Setup of job 8621:
// FPA_final
module FPA_final (
input clk,
input rst,
input [31 : 0] in1,
input [31 : 0] in2,
output [31 : 0] OUT
);
wire [31 : 0]A;
wire [31 : 0]B;
wire [31 : 0]C;
Registers operand1_reg (clk,rst, in1, A);
Registers operand2_reg (clk, rst, in2, B);
FPA B1 ( .A(A), .B(B), .Sum(C), .Cout(), .of());
Registers output_reg (clk,rst, C, OUT);
endmodule
Size: roughly 2,400 cells after synthesis, about 96 flip-flops, ~98 I/O pins, about 0.016 mm² of cells after synthesis.
==> flow/config.mk <==
export PLATFORM = sky130hd
export DESIGN_NAME = FPA_final
export DESIGN_NICKNAME = FPA_final
export VERILOG_FILES = /design/flow/design.v
export SDC_FILE = /design/flow/constraint.sdc
export NUM_CORES = 4
export LEC_CHECK = 0
export CAP_MARGIN = 20
export CORE_MARGIN = 2
export CORE_UTILIZATION = 67
export CTS_CLUSTER_DIAMETER = 30
export CTS_CLUSTER_SIZE = 46
export MAX_ROUTING_LAYER = met5
export SETUP_SLACK_MARGIN = -1.02
export SLEW_MARGIN = 20
==> flow/constraint.sdc <==
create_clock -name core_clock -period 14.9 [get_ports {clk}]
set_input_delay 2.9800 -clock core_clock [delete_from_list [all_inputs] [get_ports {clk}]]
set_output_delay 2.9800 -clock core_clock [all_outputs]
set_load 0.01 [all_outputs]
run.sh (not shown) runs the stock make flow with config.mk's settings and CLKGATE_MAP_FILE=.
Stage in which a tool error killed job 8621: global routing (5_1_grt).
Edits applied to the flow inputs when going from job 8621 to job 9694:
Settings: removing SETUP_SLACK_MARGIN (formerly -1.02); changing CORE_UTILIZATION from 67 to 64; setting TNS_END_PERCENT to 5 for the first time; removing CTS_CLUSTER_DIAMETER (formerly 30); setting HOLD_SLACK_MARGIN to -0.09 for the first time; removing CTS_CLUSTER_SIZE (formerly 46); removing MAX_ROUTING_LAYER (formerly met5); changing the clock period (ns, I/O delays scaled along) from 14.9 to 15.3.
Results
Job 9694 vs job 8621 — last weighted congestion value of the routability-driven placer climbed slightly
Comparing job 9694 and job 8621, setup fix buffers added after clock tree synthesis is higher on job 9694.
Job 9694 finished all stages; layout check result: FAIL, due to setup timing.
Job 9694 reports a higher post-place setup slack than job 8621 does.
Compared to job 8621, job 9694 was floorplanned on a bigger die.
Job 9694 ends up with lower area after detailed placement than job 8621 does.
Job 9694 -> job 8621: area share of and/or/nand/nor cells after synthesis delta 0, exact match
--- input diff job 9694..job 1863 ---
Settings: HOLD_SLACK_MARGIN no longer set, was -0.09; SETUP_SLACK_MARGIN now -0.41, previously not set; CORE_UTILIZATION now 45, was 64; TNS_END_PERCENT no longer set, was 5; the clock period (ns, I/O delays scaled along) now 11.1, was 15.3.
### Flow results
NOTE wire length of the first global-routing pass job 9694->job 1863 increased by more than 10%
Going from job 9694 to job 1863, the switching part of the total power was found to have gone down by 4.6 points.
Although job 1863 finished all stages, its layout failed final checks on setup timing.
In job 1863 relative to job 9694, total vias in the final route had gone up by a little under 10%.
Per the comparison of job 1863 with job 9694, non-clock buffer count rose by about 170%, top fanout value on the critical path moved up.
> inputs changed (job 1863 -> job 6704)
Settings: changing CORE_UTILIZATION from 45 to 40; removing SETUP_SLACK_MARGIN (formerly -0.41); setting GPL_TIMING_DRIVEN to 0 for the first time; changing CORE_MARGIN from 2 to 9; changing the clock period (ns, I/O delays scaled along) from 11.1 to 22.0.
==> comparison <==
Job 6704 went all the way through the flow, and no timing, DRC or antenna check failed.
Compared job 6704 vs job 1863, and number of nets in the layout is down in job 6704.
Summary: post-layout minimum cycle time, job 6704 worse than job 1863
[compare] base=job 1863 new=job 6704: total non-filler cell area in the finished layout dropped 26%, power consumed by sequential cells dropped 49%, number of vias in the routed layout dropped 2,502, core area climbed 12%, layout overhead on the synthesized area dropped 39 points.
Compared with job 1863, in job 6704 number of cells on the worst hold path went down; met2 layer wire length in the routed design fell by about 5.6%.
sky130_fd_sc_hd__a2111o_1 as the slowest cell on the critical path was reported by job 1863, and sky130_fd_sc_hd__nor3_1 by job 6704.
Routed length on met1 was lower in job 1863 than in job 6704.

---

Starting RTL as in the previous note.
// FPA_final
module FPA_final (
input clk,
input rst,
input [31 : 0] in1,
input [31 : 0] in2,
output [31 : 0] OUT
);
clock: 22.0 ns
lec_check: 0
abc_area: 1
cap_margin: 20
core_aspect_ratio: 0.5
core_margin: 2
core_utilization: 61
cts_cluster_diameter: 348
cts_cluster_size: 99
setup_slack_margin: -0.28
slew_margin: 20
tns_end_percent: 20
The starting point passed the timing, DRC and antenna checks.
==> next run, changes <==
ABC_AREA = unset   (was 1)
CORE_ASPECT_RATIO = unset   (was 0.5)
CORE_UTILIZATION = 58   (was 61)
CTS_CLUSTER_DIAMETER = unset   (was 348)
CTS_CLUSTER_SIZE = unset   (was 99)
SETUP_SLACK_MARGIN = unset   (was -0.28)
TNS_END_PERCENT = unset   (was 20)
clock period = 11.6 ns   (was 22.0 ns; I/O delays follow)
What happened: This time the run did not get past global routing (GRT-0232); die area climbs by about 7.5%; area after synthesis climbs by about 2.7%; synthesized cell count drops by 16%.
==> next run, changes <==
ABC_AREA = 1   (was unset)
CORE_UTILIZATION = 64   (was 58)
TNS_END_PERCENT = 15   (was unset)
clock period = 13.8 ns   (was 11.6 ns; I/O delays follow)
=> The changed run never finished: it broke off in global routing (GRT-0232); die area goes down by 11%; synthesized cell count is higher by 19%; synthesized area is lower by 2.6%.

---

Setup of the previous run:
FPA_final again, from the RTL that the note above started with.
make LEC_CHECK=0 ABC_AREA=1 CAP_MARGIN=20 CORE_MARGIN=2 CORE_UTILIZATION=64 CTS_CLUSTER_DIAMETER=295 CTS_CLUSTER_SIZE=98 PLACE_DENSITY=0.42 SETUP_SLACK_MARGIN=4.5 SLEW_MARGIN=20 TNS_END_PERCENT=10 finish   # period 16.2 ns
Inputs modified between the previous run and the current run:
==> flow/config.mk <==
export PLATFORM = sky130hd
export DESIGN_NAME = FPA_final
export DESIGN_NICKNAME = FPA_final
export VERILOG_FILES = /design/flow/design.v
export SDC_FILE = /design/flow/constraint.sdc
export NUM_CORES = 4
export LEC_CHECK = 0
export CAP_MARGIN = 20
export CORE_MARGIN = 2
export CORE_UTILIZATION = 59
export SLEW_MARGIN = 20
==> flow/constraint.sdc <==
create_clock -name core_clock -period 11.1 [get_ports {clk}]
set_input_delay 2.2200 -clock core_clock [delete_from_list [all_inputs] [get_ports {clk}]]
set_output_delay 2.2200 -clock core_clock [all_outputs]
set_load 0.01 [all_outputs]
### Flow results
- The current run never completed, since it errored out during global routing (5_1_grt).
- The current run vs the previous run — mean instance size in the synthesized netlist climbed by more than 10%
- The previous run -> the current run: total of flip-flops plus latches after synthesis delta 0, exact match
- Compared with the previous run, the current run shows AND-OR/OR-AND share of the synthesized area higher by 11 points.
- Re Yosys chip area: the current run is 2.7% up on the previous run.
- Between the current run and the previous run, it is the current run whose adder and majority cell fraction of the synthesized area is lower, by 0.21 points.
- Count of unique library cells instantiated by Yosys grows by more than half when moving from the previous run to the current run.
Power is estimated from default activity; no workload was simulated.
